build 68:
// alu16_top
module alu16_top(clk, valA, valB, aluop, sub, lr, cc, result);
For scale: roughly 57 flip-flops, roughly 59 I/O pins, ~0.0067 mm2 of cells after synthesis.
clock: 6.38 ns
lec_check: 0
abc_area: 0
cap_margin: 10
core_aspect_ratio: 0.72
core_margin: 2
core_utilization: 72
gpl_routability_driven: 1
min_routing_layer: met1
setup_slack_margin: 0.43
slew_margin: 20
tns_end_percent: 5
run.sh (not shown) runs the stock make flow with config.mk's settings and CLKGATE_MAP_FILE=.
Inputs modified between build 68 and build 55:
# build 68
export LEC_CHECK = 0
export ABC_AREA = 0
export CAP_MARGIN = 10
export CORE_ASPECT_RATIO = 0.72
export CORE_MARGIN = 2
export CORE_UTILIZATION = 72
export GPL_ROUTABILITY_DRIVEN = 1
export MIN_ROUTING_LAYER = met1
export SETUP_SLACK_MARGIN = 0.43
export SLEW_MARGIN = 20
export TNS_END_PERCENT = 5
create_clock -name core_clock -period 6.38 [get_ports {clk}]
# build 55
export LEC_CHECK = 0
export ABC_AREA = 0
export CAP_MARGIN = 20
export CORE_ASPECT_RATIO = 1.17
export CORE_MARGIN = 2
export CORE_UTILIZATION = 40
export GPL_ROUTABILITY_DRIVEN = 0
export MIN_ROUTING_LAYER = met1
export SETUP_SLACK_MARGIN = -0.62
export SLEW_MARGIN = 20
create_clock -name core_clock -period 6.38 [get_ports {clk}]
### Flow results
The maximum frequency in build 68 is 0.922 times that in build 55. For the met2 track demand over resource in global routing, build 55 came in 27 points lower than build 68 did. Each of the runs, namely build 68 and build 55, reached the end of the flow and came out clean. Ratio of final minimum period to clock period: build 55 < build 68. On power share of the combinational group: build 55 sits below build 68. Utilization was higher in build 68 than in build 55. Delta (build 55 minus build 68): first-pass GRT wire length down 0.35%; sequential share of layout area down 0.41 points; clock latency on the worst-skew pair down 0.02 ns.
diff inputs: build 55 => build 17
# build 55
export LEC_CHECK = 0
export ABC_AREA = 0
export CAP_MARGIN = 20
export CORE_ASPECT_RATIO = 1.17
export CORE_MARGIN = 2
export CORE_UTILIZATION = 40
export GPL_ROUTABILITY_DRIVEN = 0
export MIN_ROUTING_LAYER = met1
export SETUP_SLACK_MARGIN = -0.62
export SLEW_MARGIN = 20
create_clock -name core_clock -period 6.38 [get_ports {clk}]
# build 17
export LEC_CHECK = 0
export ABC_AREA = 0
export CAP_MARGIN = 20
export CORE_ASPECT_RATIO = 0.5
export CORE_MARGIN = 2
export CORE_UTILIZATION = 44
export GPL_ROUTABILITY_DRIVEN = 1
export MIN_ROUTING_LAYER = met1
export PLACE_DENSITY_LB_ADDON = 0.14
export SLEW_MARGIN = 20
export TNS_END_PERCENT = 15
create_clock -name core_clock -period 6.38 [get_ports {clk}]
Notes after the runs:
- Compared with build 55, build 17 shows a higher leakage component of the power.
- Wire length of the first global-routing pass delta (build 17 − build 55): unfavourable
- [compare] base=build 55 new=build 17: overall chip area fell by 8.5%; maximum frequency moved down.
For build 98, these inputs were changed with respect to build 17:
# build 17
export LEC_CHECK = 0
export ABC_AREA = 0
export CAP_MARGIN = 20
export CORE_ASPECT_RATIO = 0.5
export CORE_MARGIN = 2
export CORE_UTILIZATION = 44
export GPL_ROUTABILITY_DRIVEN = 1
export MIN_ROUTING_LAYER = met1
export PLACE_DENSITY_LB_ADDON = 0.14
export SLEW_MARGIN = 20
export TNS_END_PERCENT = 15
create_clock -name core_clock -period 6.38 [get_ports {clk}]
# build 98
export LEC_CHECK = 0
export ABC_AREA = 0
export CAP_MARGIN = 20
export CORE_ASPECT_RATIO = 1.17
export CORE_MARGIN = 2
export CORE_UTILIZATION = 66
export GPL_ROUTABILITY_DRIVEN = 1
export MIN_ROUTING_LAYER = met1
export SLEW_MARGIN = 20
create_clock -name core_clock -period 3.61 [get_ports {clk}]
==> results <==
Comparing build 17 against build 98, there is no change at all in proportion of synthesized flip-flops having asynchronous set or reset.
On build 98: placed cell count is 106 higher than what build 17 gave.
Cmp build 98 and build 17 / half-perimeter wire length of the detailed placement result / lower: build 17
Of build 98 and build 17, build 17 shows the lower floorplan die height, with build 98 above it.
In the summary table, build 98 is marked failed, with error DPL-0033 raised in 4_1_cts.
Between build 98 and build 17, it is build 98 whose worst setup timing slack at the placement stage is lower, by 1.95 ns.
The number of rows in the core area of build 98 exceeds that of build 17 by about 26%.
Area of the mapped netlist came out exactly the same in build 98 and build 17.
For build 61, these inputs were changed with respect to build 98:
# build 98
export LEC_CHECK = 0
export ABC_AREA = 0
export CAP_MARGIN = 20
export CORE_ASPECT_RATIO = 1.17
export CORE_MARGIN = 2
export CORE_UTILIZATION = 66
export GPL_ROUTABILITY_DRIVEN = 1
export MIN_ROUTING_LAYER = met1
export SLEW_MARGIN = 20
create_clock -name core_clock -period 3.61 [get_ports {clk}]
# build 61
export LEC_CHECK = 0
export ABC_AREA = 1
export CAP_MARGIN = 20
export CORE_ASPECT_RATIO = 1.17
export CORE_MARGIN = 2
export CORE_UTILIZATION = 15
export GPL_ROUTABILITY_DRIVEN = 1
export MIN_ROUTING_LAYER = met1
export PLACE_DENSITY_LB_ADDON = 0.14
export SETUP_SLACK_MARGIN = 1.23
export SLEW_MARGIN = 20
create_clock -name core_clock -period 6.38 [get_ports {clk}]
Results
Build 61 reached the end of the flow, and the finished layout is clean on the timing, DRC and antenna checks.
Between build 61 and build 98, post-detailed-placement cell area is higher for build 98, build 61 comes in under that.
Changes observed in build 61 relative to build 98: area fraction in compound gates after synthesis moved down, cell area after technology mapping moved down, chip area moved up.
As of build 61, mean instance size in the synthesized netlist had fallen by more than 10% compared to build 98.
Side by side, overall die height turned out higher in build 61 than in build 98.
Going from build 98 to build 61, cell count after synthesis now larger, yosys synthesis chip area now smaller.


alu16_top again, from the RTL that the note above started with.
==> flow/design.v (excerpt) <==
module alu16_top(clk, valA, valB, aluop, sub, lr, cc, result);
Settings: LEC_CHECK=0, ABC_AREA=1, CAP_MARGIN=20, CELL_PAD_IN_SITES_DETAIL_PLACEMENT=0, CORE_ASPECT_RATIO=1.75, CORE_MARGIN=8, CORE_UTILIZATION=66, CTS_CLUSTER_SIZE=60, SLEW_MARGIN=20; clock period 2.74 ns.
The baseline never finished: it broke off in 4_1_cts.
Then changed:
Settings changed: ABC_AREA 1 to unset, CELL_PAD_IN_SITES_DETAIL_PLACEMENT 0 to unset, CORE_ASPECT_RATIO 1.75 to unset, CORE_MARGIN 8 to 2, CORE_UTILIZATION 66 to 61, CTS_CLUSTER_SIZE 60 to unset.
Clock period 2.74 ns to 2.27 ns, I/O delays scaled along.
Effect: This time the run died in 5_1_grt with GRT-0116. Area after synthesis rose by 12%. Die size fell by 5.3%. Synthesized cell count fell by 12%.
Then changed:
Settings changed: CAP_MARGIN 20 to 5, CORE_UTILIZATION 61 to 70, CTS_CLUSTER_DIAMETER set to 246, CTS_CLUSTER_SIZE set to 37, HOLD_SLACK_MARGIN set to -0.08, PLACE_DENSITY set to 0.62.
After rerunning:
- With this change the flow aborted during 3_5_place_dp (DPL-0038)
- synthesized area is unchanged
- synthesized cell count stays the same
- die size came out lower by roughly a tenth
Then changed:
Settings changed: ABC_AREA set to 1, CAP_MARGIN 5 to 10, CORE_UTILIZATION 70 to 72, CTS_CLUSTER_DIAMETER 246 to unset, CTS_CLUSTER_SIZE 37 to unset, HOLD_SLACK_MARGIN -0.08 to unset, PLACE_DENSITY 0.62 to unset.
Clock period 2.27 ns to 4.29 ns, I/O delays scaled along.
With this change the flow finished clean.
Die size shrinks by 13%.
Synthesized area shrinks by 11%.
Synthesized cell count grows by 14%.
Then changed:
Settings changed: CTS_CLUSTER_DIAMETER set to 199, CTS_CLUSTER_SIZE set to 97, PLACE_DENSITY set to 0.4, SETUP_SLACK_MARGIN set to 0.11.
Clock period 4.29 ns to 3.31 ns, I/O delays scaled along.
Outcome: This time the run did not get past 5_1_grt on GRT-0116; synthesized area stays the same; die area does not change; synthesized cell count is unchanged.
Power figures rest on the tool's default switching activity, not on a simulated workload.
